rev 12:
Design breakout, start of the top module:
module breakout
	(
		input         clk,
		input         resetn,        
		input  [1:0]  go,            
		input         paddle_tick,   
		input         ball_tick,     
		output [8:0]  x,
		output [7:0]  y,
		output [2:0]  colour,
		output        plot
	);
==> flow/config.mk <==
export PLATFORM = sky130hd
export DESIGN_NAME = breakout
export DESIGN_NICKNAME = breakout
export VERILOG_FILES = /design/flow/design.v
export SDC_FILE = /design/flow/constraint.sdc
export NUM_CORES = 4
export LEC_CHECK = 0
export CAP_MARGIN = 20
export CORE_MARGIN = 2
export CORE_UTILIZATION = 22
export SLEW_MARGIN = 20
==> flow/constraint.sdc <==
create_clock -name core_clock -period 9.36 [get_ports {clk}]
set_input_delay 1.8720 -clock core_clock [delete_from_list [all_inputs] [get_ports {clk}]]
set_output_delay 1.8720 -clock core_clock [all_outputs]
set_load 0.01 [all_outputs]
run.sh (not shown) runs the stock make flow with config.mk's settings and CLKGATE_MAP_FILE=.
Rev 12 finished all stages; the layout is clean.
Inputs modified between rev 12 and rev 13:
Settings: ABC_AREA now 1, previously not set; SETUP_SLACK_MARGIN now 1.94, previously not set; CORE_UTILIZATION now 72, was 22; CTS_CLUSTER_SIZE now 13, previously not set; the clock period (ns, I/O delays scaled along) now 6.77, was 9.36.
In the summary table, rev 13 is marked failed, with error GRT-0116 raised in global routing (5_1_grt). Comparing rev 12 and rev 13, the lower share of synthesized area spent on multiplexers is on rev 13. Number of H-tree levels came out exactly the same in rev 12 and rev 13. What rev 12 reported for number of nets in the synthesized netlist has to be multiplied by 1.07 to get the figure for rev 13. Rev 13 against rev 12: x dimension of the die shows a reduction of 46%; yosys cell count up 7.4%; number of library cell types mapped by synthesis went down about 44%.

* * *

## yarrow
breakout again, from the RTL that the note above started with.
// breakout
module breakout
	(
		input         clk,
		input         resetn,        
		input  [1:0]  go,            
		input         paddle_tick,   
		input         ball_tick,     
		output [8:0]  x,
		output [7:0]  y,
		output [2:0]  colour,
		output        plot
	);
	 wire draw_paddle;
	 wire[8:0] paddle_pos;
	 wire[8:0] ball_x; wire [7:0] ball_y;
	 wire[2:0] BALL_HIT;
	 wire BRICK_HIT;
	 wire [8:0] brick_x;
	 wire [7:0] brick_y;
	 wire fps_clock = paddle_tick | ~resetn;
	 wire thirty_clock = ball_tick | ~resetn;
	paddle_control PC(.clk(clk), .en(fps_clock), .resetn(resetn), .go(go), .ball_x(ball_x), .ball_y(ball_y), .draw(draw_paddle), .current_state(paddle_pos), .PADDLE_HIT(BALL_HIT));
	ball_control BC(.clk(clk), .en(thirty_clock), .reset(resetn), .x(ball_x), .y(ball_y), .PADDLE_HIT(BALL_HIT), .BRICK_HIT(BRICK_HIT), .brick_x(brick_x), .brick_y(brick_y));
	new_draw ND(.clk(clk), .reset(resetn), .paddle_pos(paddle_pos), .p_draw(draw_paddle), .ball_x(ball_x), .ball_y(ball_y), .x(x), .y(y), .color(colour), .wren(plot), .fps(thirty_clock), .BRICK_HIT(BRICK_HIT), .brick_x(brick_x), .brick_y(brick_y));
endmodule
==> flow/config.mk <==
export PLATFORM = sky130hd
export DESIGN_NAME = breakout
export DESIGN_NICKNAME = breakout
export VERILOG_FILES = /design/flow/design.v
export SDC_FILE = /design/flow/constraint.sdc
export NUM_CORES = 4
export LEC_CHECK = 0
export CAP_MARGIN = 10
export CELL_PAD_IN_SITES_GLOBAL_PLACEMENT = 3
export CORE_ASPECT_RATIO = 1.49
export CORE_MARGIN = 5
export CORE_UTILIZATION = 54
export CTS_CLUSTER_SIZE = 47
export HOLD_SLACK_MARGIN = 0.03
export MAX_ROUTING_LAYER = met5
export PLACE_DENSITY_LB_ADDON = 0.09
export SLEW_MARGIN = 20
export TNS_END_PERCENT = 25
==> flow/constraint.sdc <==
create_clock -name core_clock -period 20.0 [get_ports {clk}]
set_input_delay 4.0000 -clock core_clock [delete_from_list [all_inputs] [get_ports {clk}]]
set_output_delay 4.0000 -clock core_clock [all_outputs]
set_load 0.01 [all_outputs]
yarrow never completed; the flow aborted with a tool error in global placement without I/O.
## Diff of input files: onyx against yarrow
- changing CAP_MARGIN from 10 to 20
- removing HOLD_SLACK_MARGIN (formerly 0.03)
- removing CELL_PAD_IN_SITES_GLOBAL_PLACEMENT (formerly 3)
- changing MAX_ROUTING_LAYER from met5 to met4
- removing TNS_END_PERCENT (formerly 25)
### Flow results
- Reported for onyx and yarrow, die size turned out identical to the last digit.
- From yarrow to onyx the numbers moved as follows: cell total in the yosys stat output stayed essentially flat, multiplexer area fraction after synthesis stayed essentially flat, synthesized chip area reported by yosys stayed essentially flat.
- As far as cell count after synthesis goes, onyx and yarrow are indistinguishable; the numbers are identical.
- Re initial cell density of the core: no difference whatsoever between onyx and yarrow.
- The flow did not stop early for onyx: all stages ran, and the layout cleared the timing, design-rule and antenna checks.
Relative to onyx, the following input files were edited for zinc:
- CTS_CLUSTER_SIZE no longer set, was 47
- CORE_MARGIN now 2, was 5
- CORE_ASPECT_RATIO no longer set, was 1.49
- CORE_UTILIZATION now 40, was 54
- PLACE_DENSITY_LB_ADDON no longer set, was 0.09
- MAX_ROUTING_LAYER no longer set, was met4
--- outcome ---
- Via count of the first global-routing pass | zinc below onyx
- zinc vs. onyx: met1 routed wirelength after detailed routing now sits higher, internal cell power increased 3.1%.
- On wire length, zinc does better than onyx.
Input changes introduced in xenon (baseline for comparison: zinc):
- SETUP_SLACK_MARGIN newly set to 2.02
- CORE_UTILIZATION changed from 40 to 70
- the clock period (ns, I/O delays scaled along) changed from 20.0 to 8.22
Notes after the runs:
The sequential share of layout area number comes out higher for zinc vs xenon. Re die span in y: zinc was higher than xenon. Per the comparison of xenon with zinc, final design instance area without fill went up, number of clock buffers inserted by TritonCTS went down by 2, area of the die shrank by 42%, number of global-route vias before repair now larger. Diff xenon..zinc | area fraction in and, or, nand and nor cells after synthesis | unchanged. Diff zinc -> xenon | pin count of the biggest net entering global routing | down by more than 10%. Delta (xenon minus zinc): multi-input combinational cell area saw an increase, share of power burned in registers shrank by 1.7 points.

* * *

## wip/nickel
breakout again, from the RTL that the note above started with.
export LEC_CHECK = 0
export ABC_AREA = 0
export CAP_MARGIN = 20
export CELL_PAD_IN_SITES_DETAIL_PLACEMENT = 2
export CORE_MARGIN = 9
export CORE_UTILIZATION = 37
export CTS_CLUSTER_DIAMETER = 235
export MAX_ROUTING_LAYER = met4
export PLACE_DENSITY = 0.82
export SLEW_MARGIN = 20
create_clock -name core_clock -period 6.58 [get_ports {clk}]
No final results exist for wip/nickel, since it was stopped by error GRT-0116 during 5_1_grt.
> inputs changed (wip/nickel -> wip/ember)
Settings: CORE_MARGIN: 9 -> 2; CELL_PAD_IN_SITES_DETAIL_PLACEMENT: 2 -> unset; ABC_AREA: 0 -> unset; CORE_UTILIZATION: 37 -> 40; PLACE_DENSITY: 0.82 -> unset; CTS_CLUSTER_DIAMETER: 235 -> unset; MAX_ROUTING_LAYER: met4 -> unset; the clock period (ns, I/O delays scaled along): 6.58 -> 9.36.
## What came out
- The flow did not stop early for wip/ember: all stages ran, and the layout cleared the timing, design-rule and antenna checks.
- Taking wip/nickel as the reference, in wip/ember placed standard-cell area decreased by about 9% relative to the old numbers, starting utilization of the core area increased by 2.5 points relative to the old numbers.
- Number of post-CTS setup repair buffers: higher on wip/nickel
- Compared with wip/nickel, wip/ember shows final weighted congestion in routability-driven placement that has gone down by a few percent.
- Die outline area (higher): wip/nickel
Here is what was changed in the inputs of wip/willow compared with wip/ember.
Settings: an added SETUP_SLACK_MARGIN of 1.85; an added ABC_AREA of 1; a change of CORE_UTILIZATION from 40 to 68; an added CTS_CLUSTER_SIZE of 13; a change of the clock period (ns, I/O delays scaled along) from 9.36 to 7.0.
Results
- Multiplexer fraction of the synthesized cell area was higher in wip/ember than in wip/willow.
- Taking wip/willow over wip/ember, the count of mapped cells out of synthesis ratio works out to 1.07.
- Looking at post-cts repair resize count across wip/ember and wip/willow, the one that comes out lower is wip/ember.
- wip/willow vs wip/ember — count of placed standard cells including taps climbed by a little under 10%
- wip/willow: it failed with a tool error in 5_1_grt, so there are no final results.
- Going from wip/ember to wip/willow, core region area went down; area share of xor/xnor cells in the synthesized design fell 3.7 points; overall chip area went down by about 44%.
[inputs] wip/tundra vs wip/willow
Settings: SETUP_SLACK_MARGIN removed (was 1.85); CTS_CLUSTER_SIZE removed (was 13); HOLD_SLACK_MARGIN newly set to -0.1; PLACE_DENSITY_LB_ADDON newly set to 0.08; ABC_AREA removed (was 1); CORE_UTILIZATION changed from 68 to 40; the clock period (ns, I/O delays scaled along) changed from 7.0 to 20.0.
- wip/tundra finished all stages; the layout is clean.
- wip/willow: aborted in 5_1_grt (tool error)
- Summary of wip/tundra over wip/willow: global placer's final weighted congestion went down 0.13, register area share after synthesis decreased 2.0 points, chip area +0.020 sq mm.
- Post-synth area from yosys stat for wip/tundra is higher than for wip/willow.
- Cmp wip/tundra and wip/willow / count of unique library cells instantiated by Yosys / higher: wip/tundra
- Floorplan net count in wip/tundra is 163 lower than in wip/willow
[inputs] wip/harbor vs wip/tundra
Settings: removing PLACE_DENSITY_LB_ADDON (formerly 0.08); changing CORE_UTILIZATION from 40 to 66; setting CTS_CLUSTER_SIZE to 21 for the first time; removing HOLD_SLACK_MARGIN (formerly -0.1); changing the clock period (ns, I/O delays scaled along) from 20.0 to 6.72.
[summary]
Summary of wip/tundra and wip/harbor: one run falls short of a clean finish, namely wip/harbor. Comparing length of routed wiring on met1 for wip/harbor and wip/tundra, the smaller number came from wip/harbor. In the reports for wip/harbor and wip/tundra, the larger non-clock buffer count belongs to wip/harbor. As of wip/harbor, number of rows in the core area had fallen by more than 10% compared to wip/tundra. Compare wip/harbor and wip/tundra | global-route usage over all layers lower: wip/tundra. Looking at minimum clock period after layout, wip/harbor sits 1.64 ns lower than wip/tundra does. wip/tundra has a higher total of fill cells in the finished design than wip/harbor. Relative to wip/tundra, the final instance area of wip/harbor is higher by 0.0026 sq mm. wip/harbor: sum of negative setup slack 4.54 ns below wip/tundra. Summary — power dissipated by switching net loads, wip/harbor relative to wip/tundra: higher, by 210%. Side by side, overall power consumption turned out higher in wip/harbor than in wip/tundra.
Modified inputs, wip/raven compared to wip/harbor
Settings: CTS_CLUSTER_SIZE: 21 -> 13; CORE_UTILIZATION: 66 -> 72; ABC_AREA: unset -> 1; CTS_CLUSTER_DIAMETER: unset -> 318; the clock period (ns, I/O delays scaled along): 6.72 -> 7.66.
Notes after the runs:
wip/raven never completed, since it errored out during 5_1_grt.
Number of rows in the core area, wip/raven vs wip/harbor: down by a little under 10%
Diff wip/harbor..wip/raven | clock sink count | unchanged
Compared with wip/harbor, wip/raven shows a lower proportion of synthesized area in mux cells.
Compared with wip/harbor, wip/raven shows horizontal die dimension lower by 6.9%.
Relative to wip/harbor, the net count after synthesis measured on wip/raven has increased by a little under 10%.
wip/raven vs. wip/harbor: instance count of the mapped netlist rose by about 7%, die area -13%.
Power is estimated from default activity; no workload was simulated.
